Design alu, start of the top module:
module alu #(parameter DATA_WIDTH = 32, OP = 3)
(
    input wire start,
    input wire clk,
    input wire reset_n,
    input wire [DATA_WIDTH - 1 : 0] A,
    input wire [DATA_WIDTH - 1 : 0] B,
    input wire [OP - 1 : 0] op,
    output reg [DATA_WIDTH - 1 : 0] result,
    output reg done
);
For scale: about 66 flip-flops, ~100 I/O pins, roughly 24,000 um2 of cells after synthesis.
==> flow/config.mk <==
export PLATFORM = sky130hd
export DESIGN_NAME = alu
export DESIGN_NICKNAME = alu
export VERILOG_FILES = /design/flow/design.v
export SDC_FILE = /design/flow/constraint.sdc
export NUM_CORES = 4
export LEC_CHECK = 0
export ABC_AREA = 1
export CAP_MARGIN = 20
export CORE_ASPECT_RATIO = 0.5
export CORE_MARGIN = 2
export CORE_UTILIZATION = 48
export CTS_CLUSTER_DIAMETER = 312
export CTS_CLUSTER_SIZE = 100
export PLACE_DENSITY_LB_ADDON = 0.07
export SLEW_MARGIN = 10
export TNS_END_PERCENT = 30
==> flow/constraint.sdc <==
create_clock -name core_clock -period 12.4 [get_ports {clk}]
set_input_delay 2.4800 -clock core_clock [delete_from_list [all_inputs] [get_ports {clk}]]
set_output_delay 2.4800 -clock core_clock [all_outputs]
set_load 0.01 [all_outputs]
run.sh (not shown) runs the stock make flow with config.mk's settings and CLKGATE_MAP_FILE=.
The starting point passed the timing, design-rule and antenna checks.
Rerun with:
- ABC_AREA: 1 -> unset
- CORE_ASPECT_RATIO: 0.5 -> unset
- CORE_UTILIZATION: 48 -> 45
- CTS_CLUSTER_DIAMETER: 312 -> unset
- CTS_CLUSTER_SIZE: 100 -> unset
- PLACE_DENSITY_LB_ADDON: 0.07 -> unset
- SLEW_MARGIN: 10 -> 20
- TNS_END_PERCENT: 30 -> unset
- clock period: 12.4 -> 9.23 ns (I/O delays scaled with it)
The new run ran to the end with no violations; first-iteration DRC count goes down by about a fifth; flip-flop count is unchanged; critical path depth rose by 1; final cell count falls by about a fifth.
Rerun with:
- CORE_UTILIZATION: 45 -> 63
- SETUP_SLACK_MARGIN: unset -> 1.48
- clock period: 9.23 -> 6.65 ns (I/O delays scaled with it)
After rerunning: The new run ended with an error in global routing, error GRT-0232. Synthesized cell count does not change. Area after synthesis does not change. Die size goes down by 28%.
Rerun with:
- CORE_UTILIZATION: 63 -> 57
- SETUP_SLACK_MARGIN: 1.48 -> unset
- clock period: 6.65 -> 7.78 ns (I/O delays scaled with it)
After rerunning: This time the run finished but failed the layout checks on negative setup slack; die area came out higher by 10%; synthesized area is unchanged; synthesized cell count does not change.

The RTL this note starts from:
==> flow/design.v <==
module alu #(parameter DATA_WIDTH = 32, OP = 3)
(
    input wire start,
    input wire clk,
    input wire reset_n,
    input wire [DATA_WIDTH - 1 : 0] A,
    input wire [DATA_WIDTH - 1 : 0] B,
    input wire [OP - 1 : 0] op,
    output reg [DATA_WIDTH - 1 : 0] result,
    output reg done
);
  localparam AND = 3'b000;   
  localparam OR  = 3'b001;   
  localparam ADD = 3'b010;   
  localparam NOP = 3'b011;   
  localparam SUB = 3'b100;   
  localparam MUL = 3'b101;   
  localparam SLT = 3'b110;   
  reg done_reg;
  reg [DATA_WIDTH - 1 : 0] result_reg;
  always @(posedge clk or negedge reset_n) begin
    if (!reset_n) begin
      result_reg <= 32'h00000000;
    end
    else begin
      if(start) begin
        case (op)
          AND: result_reg <=  A & B;
          OR : result_reg <=  A | B;
          ADD: result_reg <=  A + B;
          SUB: result_reg <=  A - B;
          MUL: result_reg <=  A * B;
          SLT: result_reg <= (A < B) ? 32'b1 : 32'b0;
          default: result_reg <= 32'h00000000;
        endcase
      end
    end
  end
  always @(posedge clk or negedge reset_n) begin
    if(!reset_n) begin
      done_reg <= 1'b0;
    end
    else begin
      if(start && (op != NOP)) begin
        done_reg <= 1'b1;
      end
      else begin
        done_reg <= 1'b0;
      end
    end
  end
  always @(posedge clk or negedge reset_n) begin
    if (!reset_n) begin
      done <= 1'b0;
    end
    else begin
      done <= done_reg;
    end
  end
  always @(posedge clk or negedge reset_n) begin
    if (!reset_n) begin
      result <= 32'h00000000;
    end
    else begin
      result <= result_reg;
    end
  end
endmodule
clock: 7.68 ns
lec_check: 0
abc_area: 0
cap_margin: 20
core_aspect_ratio: 0.96
core_margin: 2
core_utilization: 66
cts_cluster_diameter: 358
cts_cluster_size: 43
hold_slack_margin: -0.02
place_density: 0.6
setup_slack_margin: -0.48
slew_margin: 10
The baseline reached the layout checks and failed them: negative setup slack.
Rerun with:
CORE_UTILIZATION = 65   (was 66)
CTS_CLUSTER_DIAMETER = not set   (was 358)
CTS_CLUSTER_SIZE = 29   (was 43)
MAX_ROUTING_LAYER = met4   (was not set)
SETUP_SLACK_MARGIN = 2.1   (was -0.48)
Now the flow aborted during global routing (5_1_grt) with GRT-0116.
Area after synthesis stays the same.
Die size climbs by 1.5%.
Synthesized cell count stays the same.
Rerun with:
CORE_UTILIZATION = 60   (was 65)
GPL_ROUTABILITY_DRIVEN = 0   (was not set)
HOLD_SLACK_MARGIN = not set   (was -0.02)
PLACE_DENSITY = not set   (was 0.6)
PLACE_DENSITY_LB_ADDON = 0.07   (was not set)
SETUP_SLACK_MARGIN = not set   (was 2.1)
TNS_END_PERCENT = 30   (was not set)
clock period = 12.4 ns   (was 7.68 ns; I/O delays follow)
Effect: The new run finished clean; die area rose by 8.2%; area after synthesis stays the same; synthesized cell count does not change.
Rerun with:
ABC_AREA = not set   (was 0)
CORE_ASPECT_RATIO = not set   (was 0.96)
CORE_UTILIZATION = 45   (was 60)
CTS_CLUSTER_SIZE = not set   (was 29)
GPL_ROUTABILITY_DRIVEN = not set   (was 0)
MAX_ROUTING_LAYER = not set   (was met4)
PLACE_DENSITY_LB_ADDON = not set   (was 0.07)
SLEW_MARGIN = 20   (was 10)
TNS_END_PERCENT = not set   (was 30)
clock period = 9.5 ns   (was 12.4 ns; I/O delays follow)
Result: Routed wire length came out higher by 15%; non-clock buffer count went up by 138; core utilization goes down by 14 points; flip-flop count stays the same; synthesized cell count stays the same; final cell count grows by 8.4%; global-route usage came out lower by 7.1 points.
Rerun with:
ABC_AREA = 1   (was not set)
CORE_UTILIZATION = 70   (was 45)
CTS_CLUSTER_DIAMETER = 378   (was not set)
CTS_CLUSTER_SIZE = 100   (was not set)
MAX_ROUTING_LAYER = met4   (was not set)
TNS_END_PERCENT = 10   (was not set)
Result: Die size drops by 29%; synthesized cell count climbs by 30%; setup slack degrades by 160 ps; clock skew barely changes; wire length drops by 3.3%.
